## sample_dsp
module sample_dsp(
	input         clk_20M,
	input         rst_n,
	input         WR,
	input         RD,
	input         CS0,
	input  [7:0]  DSP_Add,
	input  [15:0] DSP_Data_in,
	output [15:0] DSP_Data_out,
	output        DSP_Data_oe,
	input  [6:0]  chAn,
	input  [6:0]  chBn,
	input  [15:0] data_in,
	input         busy0,
	output [3:0]  LED,
	output        cs0_n,
	output        cs1_n,
	output        convst,
	output        enc_rst
);
	wire        clk_1M, tick_1M;
	wire        IncEncoderRd;
	wire [15:0] inc0, inc1, inc2, inc3, inc4, inc5, inc6;
	wire [15:0] abs0, abs1, abs2, abs3, abs4, abs5, abs6, abs7;
	wire [15:0] abs8, abs9, absA, absB, absC, absD, absE, absF;
	clk_1M inst45(.clk0(clk_20M), .rst_n(rst_n), .clk_1M(clk_1M), .tick(tick_1M));
	IncEncoderGroup inst(
		.clk_encoder(clk_20M), .en(tick_1M), .rst_n(rst_n), .RD(IncEncoderRd),
		.chA(~chAn), .chB(~chBn),
		.data_out0(inc0), .data_out1(inc1), .data_out2(inc2), .data_out3(inc3),
		.data_out4(inc4), .data_out5(inc5), .data_out6(inc6));
	AbsEncoder inst1(
		.clk(clk_20M), .clk_rd(IncEncoderRd), .rst_n(rst_n),
		.data_in(data_in), .cs0_n(cs0_n), .cs1_n(cs1_n), .busy0(busy0),
		.convst(convst), .enc_rst(enc_rst),
		.data_out0(abs0), .data_out1(abs1), .data_out2(abs2), .data_out3(abs3),
		.data_out4(abs4), .data_out5(abs5), .data_out6(abs6), .data_out7(abs7),
		.data_out8(abs8), .data_out9(abs9), .data_outA(absA), .data_outB(absB),
		.data_outC(absC), .data_outD(absD), .data_outE(absE), .data_outF(absF));
	ParaBus ParaBusInst(
		.clk(clk_20M), .rst_n(rst_n),
		.DSP_Add(DSP_Add), .DSP_Data_in(DSP_Data_in), .DSP_Data_out(DSP_Data_out),
		.DSP_Data_oe(DSP_Data_oe), .WR(WR), .RD(RD), .CS0(CS0), .LED(LED),
		.IncEncoder1(inc0), .IncEncoder2(inc1), .IncEncoder3(inc2), .IncEncoder4(inc3),
		.IncEncoder5(inc4), .IncEncoder6(inc5), .IncEncoder7(inc6), .IncEncoderRd(IncEncoderRd),
  ...
clock: 5.87 ns
lec_check: 0
cap_margin: 20
cell_pad_in_sites_detail_placement: 2
core_margin: 2
core_utilization: 21
gpl_routability_driven: 0
gpl_timing_driven: 0
setup_slack_margin: 0.12
slew_margin: 20
run.sh (not shown) runs the stock make flow with config.mk's settings and CLKGATE_MAP_FILE=.
==> next run, changes <==
- CAP_MARGIN: 20 -> 5
- CELL_PAD_IN_SITES_DETAIL_PLACEMENT: 2 -> not set
- CORE_UTILIZATION: 21 -> 72
- CTS_CLUSTER_DIAMETER: not set -> 88
- GPL_ROUTABILITY_DRIVEN: 0 -> not set
- GPL_TIMING_DRIVEN: 0 -> not set
- PLACE_DENSITY: not set -> 0.67
- SETUP_SLACK_MARGIN: 0.12 -> 0.88
- clock period: 5.87 -> 3.56 ns (I/O delays scaled with it)
Outcome:
- This time the run reached the layout checks and failed them: negative setup slack
- die size drops by 70%
- register-to-register slack gets worse by 0.58 ns
- final area climbs by 3.2%
- worst hold slack gets worse by 0.18 ns
==> next run, changes <==
- CAP_MARGIN: 5 -> 20
- CORE_UTILIZATION: 72 -> 40
- CTS_CLUSTER_DIAMETER: 88 -> not set
- PLACE_DENSITY: 0.67 -> not set
- SETUP_SLACK_MARGIN: 0.88 -> not set
- clock period: 3.56 -> 4.43 ns (I/O delays scaled with it)
Outcome: Now the flow completed with no timing, DRC or antenna violations; synthesized area stays the same; core utilization shrinks by 44 points; die area grows by well over a third; worst setup slack improved by 0.52 ns; worst hold slack improved by 0.17 ns; final area shrinks by a little under a tenth; clock power shrinks by about a fifth; global-route usage shrinks by 21 points; routed wire length shrinks by about a fifth; via count shrinks by about a fifth.

---

Setup of lagoon:
Starting RTL as in the previous note.
export LEC_CHECK = 0
export ABC_AREA = 1
export CAP_MARGIN = 20
export CORE_ASPECT_RATIO = 0.5
export CORE_MARGIN = 2
export CORE_UTILIZATION = 72
export CTS_CLUSTER_DIAMETER = 399
export CTS_CLUSTER_SIZE = 13
export PLACE_DENSITY = 0.39
export SETUP_SLACK_MARGIN = 0.67
export SLEW_MARGIN = 20
create_clock -name core_clock -period 2.26 [get_ports {clk_20M}]
For lagoon, the flow was terminated by a tool error in global routing (5_1_grt) and produced no final design.
What raven does differently from lagoon at the input level:
- CORE_ASPECT_RATIO: 0.5 -> 0.69
- CTS_CLUSTER_SIZE: 13 -> 99
- SETUP_SLACK_MARGIN: 0.67 -> 0.3
- PLACE_DENSITY: 0.39 -> unset
- CTS_CLUSTER_DIAMETER: 399 -> 394
- the clock period (ns, I/O delays scaled along): 2.26 -> 2.1
Results
raven and lagoon: no clean run. lagoon is listed as incomplete: the tool reported an error in global routing (5_1_grt) and the run ended there. In raven, post-CTS setup repair buffer count is higher than in lagoon. Changes observed in raven relative to lagoon: depth of the CTS H-tree shows a reduction of 1; initial cell density of the core decreased 0.87 points; die span in y grew by 17%; placement-stage worst setup slack went down by 94 ps; count of instances resized after the clock tree is built now sits higher.
Here is what was changed in the inputs of willow compared with raven.
- SETUP_SLACK_MARGIN: 0.3 -> unset
- CTS_CLUSTER_SIZE: 99 -> 15
- CORE_ASPECT_RATIO: 0.69 -> unset
- CTS_CLUSTER_DIAMETER: 394 -> 211
- PLACE_DENSITY_LB_ADDON: unset -> 0.29
- the clock period (ns, I/O delays scaled along): 2.1 -> 2.46
==> comparison <==
Of willow and raven, only raven fails to reach the end of the flow. willow: all stages done; final checks FAILED (setup timing). Between willow and raven, the pre-placement core utilization figures differ only marginally. Post-cts repair resize count in willow vs raven: down 595. Diff willow..raven | placeable core region | negligible. Diff raven -> willow: placement-stage cell area -about 8%; number of rows created at floorplan now larger; maximum root-to-sink buffer count held steady. Of willow and raven, the higher number of buffers created by CTS belongs to willow. Diff willow..raven | synthesized area divided by synthesized cell count | negligible. As far as parity-gate share of the synthesized area counting xor and xnor cells is concerned, raven and willow perform about the same. The die outline area on raven is in line with that on willow.
The inputs of juniper differ from those of willow as listed below.
- CTS_CLUSTER_DIAMETER no longer set, was 211
- CORE_UTILIZATION now 60, was 72
- CTS_CLUSTER_SIZE no longer set, was 15
- ABC_AREA no longer set, was 1
- PLACE_DENSITY_LB_ADDON no longer set, was 0.29
- the clock period (ns, I/O delays scaled along) now 2.36, was 2.46
## What came out
Compare willow and juniper | total global routing track utilization higher: willow
| total detailed-routing wirelength | juniper vs willow | worse |
[juniper] number of resized instances in the post-cts repair step rose 176 relative to willow
The hold slack of juniper is lower than that of willow.
[compare] base=willow new=juniper: final sum of negative setup slack lost 42570 ps; die footprint picked up an extra about 17%; cell count lost 671; synthesized area lost 750 um2.
Share of the clock period used by the worst path (juniper over willow): increase, 41 points
The layout from juniper, despite a flow that completed every stage, fails the layout checks, with the failing checks listed as setup timing.
willow: complete, dirty (setup timing)

---

== v4 ==
Starting RTL as in the previous note.
make LEC_CHECK=0 CAP_MARGIN=30 CELL_PAD_IN_SITES_DETAIL_PLACEMENT=1 CELL_PAD_IN_SITES_GLOBAL_PLACEMENT=2 CORE_MARGIN=6 CORE_UTILIZATION=40 CTS_CLUSTER_SIZE=80 GPL_ROUTABILITY_DRIVEN=0 MIN_ROUTING_LAYER=met2 SLEW_MARGIN=20 TNS_END_PERCENT=90 finish   # period 5.0 ns
#### Input delta (v26 over v4)
- TNS_END_PERCENT removed (was 90)
- CELL_PAD_IN_SITES_GLOBAL_PLACEMENT removed (was 2)
- GPL_ROUTABILITY_DRIVEN removed (was 0)
- MIN_ROUTING_LAYER removed (was met2)
- CELL_PAD_IN_SITES_DETAIL_PLACEMENT removed (was 1)
- CORE_UTILIZATION changed from 40 to 72
- PLACE_DENSITY newly set to 0.39
- CTS_CLUSTER_SIZE removed (was 80)
- CORE_MARGIN changed from 6 to 2
- CAP_MARGIN changed from 30 to 20
- CTS_CLUSTER_DIAMETER newly set to 397
- the clock period (ns, I/O delays scaled along) changed from 5.0 to 4.04
### Flow results
v26 vs. v4: total of endpoints with negative setup slack in the final report held steady, wire length on met3 shrank by about 80%, worst hold slack shrank by 0.30 ns, maximum frequency from static timing analysis grew by about 15%, height of the die shrank by about 27%. Diff v4 -> v26: number of ordinary and repair buffers in the finished layout went up by 10%, worst setup timing slack at the placement stage went down by 0.67 ns, share of final layout cell area taken by clock buffers and inverters went down by 1.1 points, post-layout instance area went down by 870 um^2. Maximum number of pins on one net before global-route repair (v26 over v4): increase, 20. For the area growth from synthesis to layout, v26 came in 2.9 points lower than v4 did.
### v26 -> v19
- changing CTS_CLUSTER_DIAMETER from 397 to 399
- setting CORE_ASPECT_RATIO to 0.5 for the first time
- setting ABC_AREA to 1 for the first time
- setting CTS_CLUSTER_SIZE to 100 for the first time
- setting SETUP_SLACK_MARGIN to 0.67 for the first time
- changing the clock period (ns, I/O delays scaled along) from 4.04 to 2.26
--- outcome ---
v19 never completed; the flow aborted with a tool error in 5_1_grt. Looking at number of placement rows, v19 sits below v26. Relative to v26, worst-case setup slack after placement decreased by 0.52 ns in v19. Changes observed in v19 relative to v26: area reported by Yosys stat went up, TritonCTS sink count saw little to no change, area after synthesis up 2.5%, global placer's final weighted congestion increased by about 5.4% relative to the old numbers. Compared with v26, v19 shows a lower unique cell type count in the Yosys netlist.
For v54, these inputs were changed with respect to v19:
- CORE_UTILIZATION changed from 72 to 25
- CTS_CLUSTER_DIAMETER removed (was 399)
- CTS_CLUSTER_SIZE removed (was 100)
- CORE_ASPECT_RATIO removed (was 0.5)
- SETUP_SLACK_MARGIN removed (was 0.67)
- ABC_AREA removed (was 1)
- PLACE_DENSITY removed (was 0.39)
- the clock period (ns, I/O delays scaled along) changed from 2.26 to 4.43
[summary]
- The flow did not stop early for v54: all stages ran, and the layout cleared the timing, DRC and antenna checks.
- From v19 to v54 the numbers moved as follows: number of cells after detailed placement fell by 372, total number of H-tree levels rose by 2, post-synthesis instance area fell by 2.4%.
- On quantity of hold-fixing buffers added after cts: between v19 and v54, it ends up lower for v54.
- Taking v19 as the reference, in v54 fraction of synthesized cell area in xor and xnor cells went up; yosys-reported design area after synthesis went down; mux share of post-synthesis cell area went up.
- Compared with v19, v54 shows a number of nets in the synthesized netlist that is 1280 lower.
- Diff v19 -> v54 | total die size | up by more than 100%
- Number of standard cells after synthesis (v54 over v19): decrease, 1280
Here is what was changed in the inputs of v1 compared with v54.
- an added SETUP_SLACK_MARGIN of 0.67
- an added PLACE_DENSITY_LB_ADDON of 0.09
- an added CTS_CLUSTER_SIZE of 76
- an added CTS_CLUSTER_DIAMETER of 206
- a change of CORE_UTILIZATION from 25 to 70
- an added ABC_AREA of 1
- a change of the clock period (ns, I/O delays scaled along) from 4.43 to 2.28
==> comparison <==
v1 — height of the die 140 um lower, v54 as reference. Status(v1) = ERROR, stage = 5_1_grt. The die of v1 is smaller than the one used in v54. [v1 vs v54] share of synthesized cell area in and-or and or-and compound cells: lower in v1. Diff v1 and v54: worst-case setup slack after placement lower in v1. v1 against v54; area of the synthesized netlist per yosys stat is up by a few percent. As far as arithmetic-cell share of the synthesized area counting full adders, half adders and majority gates is concerned, v1 and v54 perform about the same. Going from v54 to v1, synthesized cell count grows by 1280. Area share of and/or/nand/nor cells after synthesis for v1 is higher than for v54. Compared to v54, v1 has HPWL after detailed placement about 4.5% higher. Compared v1 vs v54, and quantity of hold-fixing buffers added after cts is up in v1.
diff inputs: v1 => v28
- a change of CORE_UTILIZATION from 70 to 72
- a change of CTS_CLUSTER_DIAMETER from 206 to 211
- a change of CTS_CLUSTER_SIZE from 76 to 13
- a change of PLACE_DENSITY_LB_ADDON from 0.09 to 0.28
- a change of SETUP_SLACK_MARGIN from 0.67 to 0.64
- a change of the clock period (ns, I/O delays scaled along) from 2.28 to 2.47
Notes after the runs:
v28: aborted in 5_1_grt (tool error). Lower count of H-tree levels built during CTS goes to v1 over v28. Summary of v28 over v1: sum of net half-perimeters after detailed placement went down by 3.5%; number of rows in the core area went down by 1; yosys synthesis chip area was more or less identical. [compare] base=v1 new=v28: number of buffers inserted during clock tree synthesis rose by 40; total setup buffers inserted after CTS rose by 53; overall die height fell by 1.4%; chip area fell by 2.7%. The placer's final routability congestion estimate of v28 exceeds that of v1 by 0.42%.
Power and IR drop assume default switching activity.
